build 24:
## user_proj_mul32
module user_proj_mul32 
(
    input wb_clk_i,
    input wb_rst_i,
    input wbs_stb_i,
    input wbs_cyc_i,
    input wbs_we_i,
    input [3:0] wbs_sel_i,
    input [31:0] wbs_dat_i,
    input [31:0] wbs_adr_i,
    output reg wbs_ack_o,
    output reg [31:0] wbs_dat_o,
    output [2:0] irq
);
    reg start;
    wire done;
    wire sys_clk;
    localparam MC_OFF = 8'h00, MP_OFF = 8'h04, P0_OFF = 8'h08, P1_OFF = 8'h0C;
    reg  [31:0]         MP, MC;
    wire [63:0]         P;
    wire                valid           = wbs_stb_i & wbs_cyc_i;
    wire                we              = wbs_we_i && valid;
    wire                re              = ~wbs_we_i && valid;
    wire [3:0]          byte_wr_en      = wbs_sel_i & {4{we}}; 
    wire                we_mp_reg       = we & (wbs_adr_i[7:0] == MP_OFF);
    wire                we_mc_reg       = we & (wbs_adr_i[7:0] == MC_OFF);
    wire                re_mp_reg       = re & (wbs_adr_i[7:0] == MP_OFF);
    wire                re_mc_reg       = re & (wbs_adr_i[7:0] == MC_OFF);
    wire                re_p0_reg       = re & (wbs_adr_i[7:0] == P0_OFF);
    wire                re_p1_reg       = re & (wbs_adr_i[7:0] == P1_OFF);
    assign sys_clk = wb_clk_i;
    always @(posedge sys_clk or posedge wb_rst_i) begin  
        if(wb_rst_i)
            MC <= 32'h0;
        else if(we_mc_reg)  
            MC <= wbs_dat_i;
    end
  ...
clock: 2.52 ns
lec_check: 0
cap_margin: 20
core_margin: 2
core_utilization: 72
cts_cluster_size: 74
hold_slack_margin: -0.1
place_density_lb_addon: 0.01
setup_slack_margin: 0.71
slew_margin: 20
tns_end_percent: 80
run.sh (not shown) runs the stock make flow with config.mk's settings and CLKGATE_MAP_FILE=.
### build 24 -> build 76
Settings: PLACE_DENSITY_LB_ADDON: 0.01 -> unset; SETUP_SLACK_MARGIN: 0.71 -> unset; CTS_CLUSTER_SIZE: 74 -> 10; ABC_AREA: unset -> 1; TNS_END_PERCENT: 80 -> unset; HOLD_SLACK_MARGIN: -0.1 -> 0.26; the clock period (ns, I/O delays scaled along): 2.52 -> 5.89.
==> comparison <==
Both conditions hold for build 76: the flow ran to the end and the final layout passed the timing, DRC and antenna checks.
The flow did not stop early for build 24: all stages ran, and the layout cleared the timing, DRC and antenna checks.
From build 24 to build 76, flip-flop count did not move at all.
[compare] base=build 24 new=build 76: synthesized area moved up; vertical extent of the die +about 1.3%; pin count of the biggest net entering global routing went up.
Build 76 ended up with wbs_dat_o[30] as its destination of the critical timing path; build 24 ended up with MP[13].
Compared with build 24, in build 76 area of the core moved up; worst setup slack climbed 1.63 ns.
Relative to build 24, the total wirelength of the detailed-routed design measured on build 76 has decreased by a little under 10%.
Growth of design area from synthesis to finish: build 76 < build 24
## Diff of input files: build 42 against build 76
Settings: an added PLACE_DENSITY of 0.41; a change of CAP_MARGIN from 20 to 30; an added CORE_ASPECT_RATIO of 1.31; a deleted CTS_CLUSTER_SIZE that had been 10; a deleted HOLD_SLACK_MARGIN that had been 0.26; an added SETUP_SLACK_MARGIN of 0.7; a change of the clock period (ns, I/O delays scaled along) from 5.89 to 2.5.
Notes after the runs:
Build 42 against build 76: power density over cell area up 130%; detailed-router iteration count before antenna repair down 2. Build 76 ended up with wbs_cyc_i as its source of the critical timing path; build 42 ended up with wbs_dat_o[31]. All of build 76 and build 42 finish clean. Per the comparison of build 42 with build 76, clock-pin transition on the worst setup and hold timing paths neither gained nor lost much.
Edits applied to the flow inputs when going from build 42 to build 1:
Settings: CTS_CLUSTER_SIZE now 15, previously not set; PLACE_DENSITY_LB_ADDON now 0.02, previously not set; CELL_PAD_IN_SITES_GLOBAL_PLACEMENT now 0, previously not set; CTS_CLUSTER_DIAMETER now 35, previously not set; ABC_AREA no longer set, was 1; CORE_ASPECT_RATIO no longer set, was 1.31; CAP_MARGIN now 20, was 30; PLACE_DENSITY no longer set, was 0.41; SETUP_SLACK_MARGIN now 0.74, was 0.7.
## What came out
- Of the two values seen for power group with the largest share, sequential cells was produced by build 42 and clock by build 1.
- Build 1 against build 42: fraction of standard cell area that is sequential now sits lower; met1 track demand over resource now sits higher; final routed wirelength across all metal layers now sits higher; total global routing track utilization now sits higher; biggest fanout along the worst timing path now sits higher.
- The part of the total power dissipated in the clock network in build 1 sits 12 points above the value recorded for build 42.


The RTL this note starts from:
==> flow/design.v <==
`default_nettype none
module spm #(parameter size = 32)(
    input wire              clk, 
    input wire              rst,
    input wire              clr,
    input wire              y,
    input wire [size-1:0]   x,
    output wire             p
);
    wire[size-1:1] pp;
    wire[size-1:0] xy;
    genvar i;
    CSADD csa0 (.clk(clk), .rst(rst), .clr(clr), .x(x[0]&y), .y(pp[1]), .sum(p));
    generate 
        for(i=1; i<size-1; i=i+1) begin
            CSADD csa (.clk(clk), .rst(rst), .clr(clr), .x(x[i]&y), .y(pp[i+1]), .sum(pp[i]));
        end 
    endgenerate
    TCMP tcmp (.clk(clk), .rst(rst), .clr(clr), .a(x[size-1]&y), .s(pp[size-1]));
endmodule
module CSADD(
    input wire  clk, 
    input wire  rst,
    input wire  clr,
    input wire  x, 
    input wire  y,
    output reg  sum
);
    reg sc;
    wire hsum1, hco1;
    assign hsum1 = y ^ sc;
    assign hco1 = y & sc;
    wire hsum2, hco2;
    assign hsum2 = x ^ hsum1;
    assign hco2 = x & hsum1;
    always @(posedge clk or posedge rst) begin
        if (rst) begin
            sum <= 1'b0;
            sc <= 1'b0;
        end
        else if (clr) begin
            sum <= 1'b0;
            sc <= 1'b0;
        end
        else begin
            sum <= hsum2;
            sc <= hco1 ^ hco2;
        end
    end
endmodule
module TCMP (
    input wire  clk, 
    input wire  rst,
    input wire  clr,
    input wire  a, 
    output reg  s
);
    reg z;
    always @(posedge clk or posedge rst) begin
        if (rst) begin
            s <= 1'b0;
            z <= 1'b0;
        end
        else if (clr) begin
            s <= 1'b0;
            z <= 1'b0;
        end
        else begin
            z <= a | z;
            s <= a ^ z;
        end
    end
endmodule
`default_nettype none
module mul32 (
    input wire          clk,
    input wire          rst,
    input wire          start,
    input wire  [31:0]  mc,
    input wire  [31:0]  mp,
    output reg  [63:0]  p,
    output wire         done
);
    wire        pw;
    reg [31:0]  Y;
    reg [7:0]   cnt, ncnt;
    reg [1:0]   state, nstate;
    localparam  IDLE=0, RUNNING=1, DONE=2;
    always @(posedge clk or posedge rst)
        if(rst)
            state  <= IDLE;
        else 
            state <= nstate;
    always @*
        case(state)
            IDLE    :   if(start) nstate = RUNNING; else nstate = IDLE;
            RUNNING :   if(cnt == 64) nstate = DONE; else nstate = RUNNING; 
            DONE    :   if(start) nstate = RUNNING; else nstate = DONE;
            default :   nstate = IDLE;
        endcase
    always @(posedge clk)
        cnt <= ncnt;
    always @*
        case(state)
            IDLE    :   ncnt = 0;
            RUNNING :   ncnt = cnt + 1;
            DONE    :   ncnt = 0;
            default :   ncnt = 0;
        endcase
    always @(posedge clk or posedge rst)
        if(rst)
            Y <= 32'b0;
        else if((start == 1'b1)) 
            Y <= mp;
        else if(state==RUNNING) 
            Y <= (Y >> 1);
    always @(posedge clk) 
        if(start)
            p <= 64'b0;
        else if(state==RUNNING)
            p <= {pw, p[63:1]};
    wire y = (state==RUNNING) ? Y[0] : 1'b0;
    spm #(.size(32)) spm32(
        .clk(clk),
        .rst(rst),
        .clr(start),
        .x(mc),
        .y(y),
        .p(pw)
    );
    assign done = (state == DONE);
endmodule
`default_nettype none
module user_proj_mul32 
(
    input wb_clk_i,
    input wb_rst_i,
    input wbs_stb_i,
    input wbs_cyc_i,
    input wbs_we_i,
    input [3:0] wbs_sel_i,
    input [31:0] wbs_dat_i,
    input [31:0] wbs_adr_i,
    output reg wbs_ack_o,
    output reg [31:0] wbs_dat_o,
    output [2:0] irq
);
    reg start;
    wire done;
    wire sys_clk;
    localparam MC_OFF = 8'h00, MP_OFF = 8'h04, P0_OFF = 8'h08, P1_OFF = 8'h0C;
    reg  [31:0]         MP, MC;
    wire [63:0]         P;
    wire                valid           = wbs_stb_i & wbs_cyc_i;
    wire                we              = wbs_we_i && valid;
    wire                re              = ~wbs_we_i && valid;
    wire [3:0]          byte_wr_en      = wbs_sel_i & {4{we}}; 
    wire                we_mp_reg       = we & (wbs_adr_i[7:0] == MP_OFF);
    wire                we_mc_reg       = we & (wbs_adr_i[7:0] == MC_OFF);
    wire                re_mp_reg       = re & (wbs_adr_i[7:0] == MP_OFF);
    wire                re_mc_reg       = re & (wbs_adr_i[7:0] == MC_OFF);
    wire                re_p0_reg       = re & (wbs_adr_i[7:0] == P0_OFF);
    wire                re_p1_reg       = re & (wbs_adr_i[7:0] == P1_OFF);
    assign sys_clk = wb_clk_i;
    always @(posedge sys_clk or posedge wb_rst_i) begin  
        if(wb_rst_i)
            MC <= 32'h0;
        else if(we_mc_reg)  
            MC <= wbs_dat_i;
    end
    always @(posedge sys_clk or posedge wb_rst_i) begin  
        if(wb_rst_i)
            MP <= 32'h0;
        else if(we_mp_reg) 
            MP <= wbs_dat_i;
    end 
    always @(posedge sys_clk or posedge wb_rst_i) begin  
        if(wb_rst_i)
            wbs_ack_o <= 0;
        else
        begin
            if ((we_mc_reg || we_mp_reg || (re_p0_reg && done) || (re_p1_reg && done)))
            begin
                wbs_ack_o <=1;
            end
            else 
                wbs_ack_o <=0; 
        end
    end
    always@(posedge sys_clk or posedge wb_rst_i) begin
        if(wb_rst_i)
            wbs_dat_o <= 32'hDEADBEEF;
        else
        begin
            if (re_p0_reg)
                wbs_dat_o <= P[31:0];
            else if (re_p1_reg)
                 wbs_dat_o <= P[63:32];
            else if (re_mp_reg)
                 wbs_dat_o <= MP;
            else if (re_mc_reg)
                 wbs_dat_o <= MC;
            else
               wbs_dat_o <= 32'hDEADBEEF; 
        end
    end
    always @(posedge sys_clk) 
        start <= (we_mp_reg && wbs_ack_o) ? 1'b1 : 1'b0;
    assign irq = 3'b000;	 
    mul32 mul (
        .clk(wb_clk_i),
        .rst(wb_rst_i),
        .start(start),
        .mc(MC),
        .mp(MP),
        .p(P),
        .done(done)
    );
endmodule
clock: 5.89 ns
lec_check: 0
abc_area: 1
cap_margin: 20
core_margin: 2
core_utilization: 69
slew_margin: 20
==> next run, changes <==
--- a/flow/config.mk
+++ b/flow/config.mk
@@ -11 +11 @@
-export CORE_UTILIZATION = 69
+export CORE_UTILIZATION = 68
==> flow/constraint.sdc (replaced) <==
create_clock -name core_clock -period 2.5 [get_ports {wb_clk_i}]
set_input_delay 0.5000 -clock core_clock [delete_from_list [all_inputs] [get_ports {wb_clk_i}]]
set_output_delay 0.5000 -clock core_clock [all_outputs]
set_load 0.01 [all_outputs]
Via count fell slightly; sequential share of layout area fell by 0.63 points; synthesized area is unchanged; cell area rose slightly; combinational power rose by well over a third; cell count rose slightly.
==> next run, changes <==
--- a/flow/config.mk
+++ b/flow/config.mk
@@ -8 +7,0 @@
-export ABC_AREA = 1
@@ -9,0 +9 @@
+export CELL_PAD_IN_SITES_GLOBAL_PLACEMENT = 0
@@ -11 +11,5 @@
-export CORE_UTILIZATION = 68
+export CORE_UTILIZATION = 72
+export CTS_CLUSTER_DIAMETER = 28
+export CTS_CLUSTER_SIZE = 61
+export PLACE_DENSITY_LB_ADDON = 0.01
+export SETUP_SLACK_MARGIN = 0.72
The new run aborted during 4_1_cts.
Area after synthesis fell by 2.6%.
Synthesized cell count fell by 36%.
Die size fell by 7.8%.
==> next run, changes <==
--- a/flow/config.mk
+++ b/flow/config.mk
@@ -12,2 +12,3 @@
-export CTS_CLUSTER_DIAMETER = 28
-export CTS_CLUSTER_SIZE = 61
+export CTS_CLUSTER_DIAMETER = 29
+export CTS_CLUSTER_SIZE = 15
+export HOLD_SLACK_MARGIN = -0.09
This time the run completed without violations; die area stays the same; synthesized cell count stays the same; synthesized area does not change.
No activity file was given, so power comes from the tool's default toggle rates.
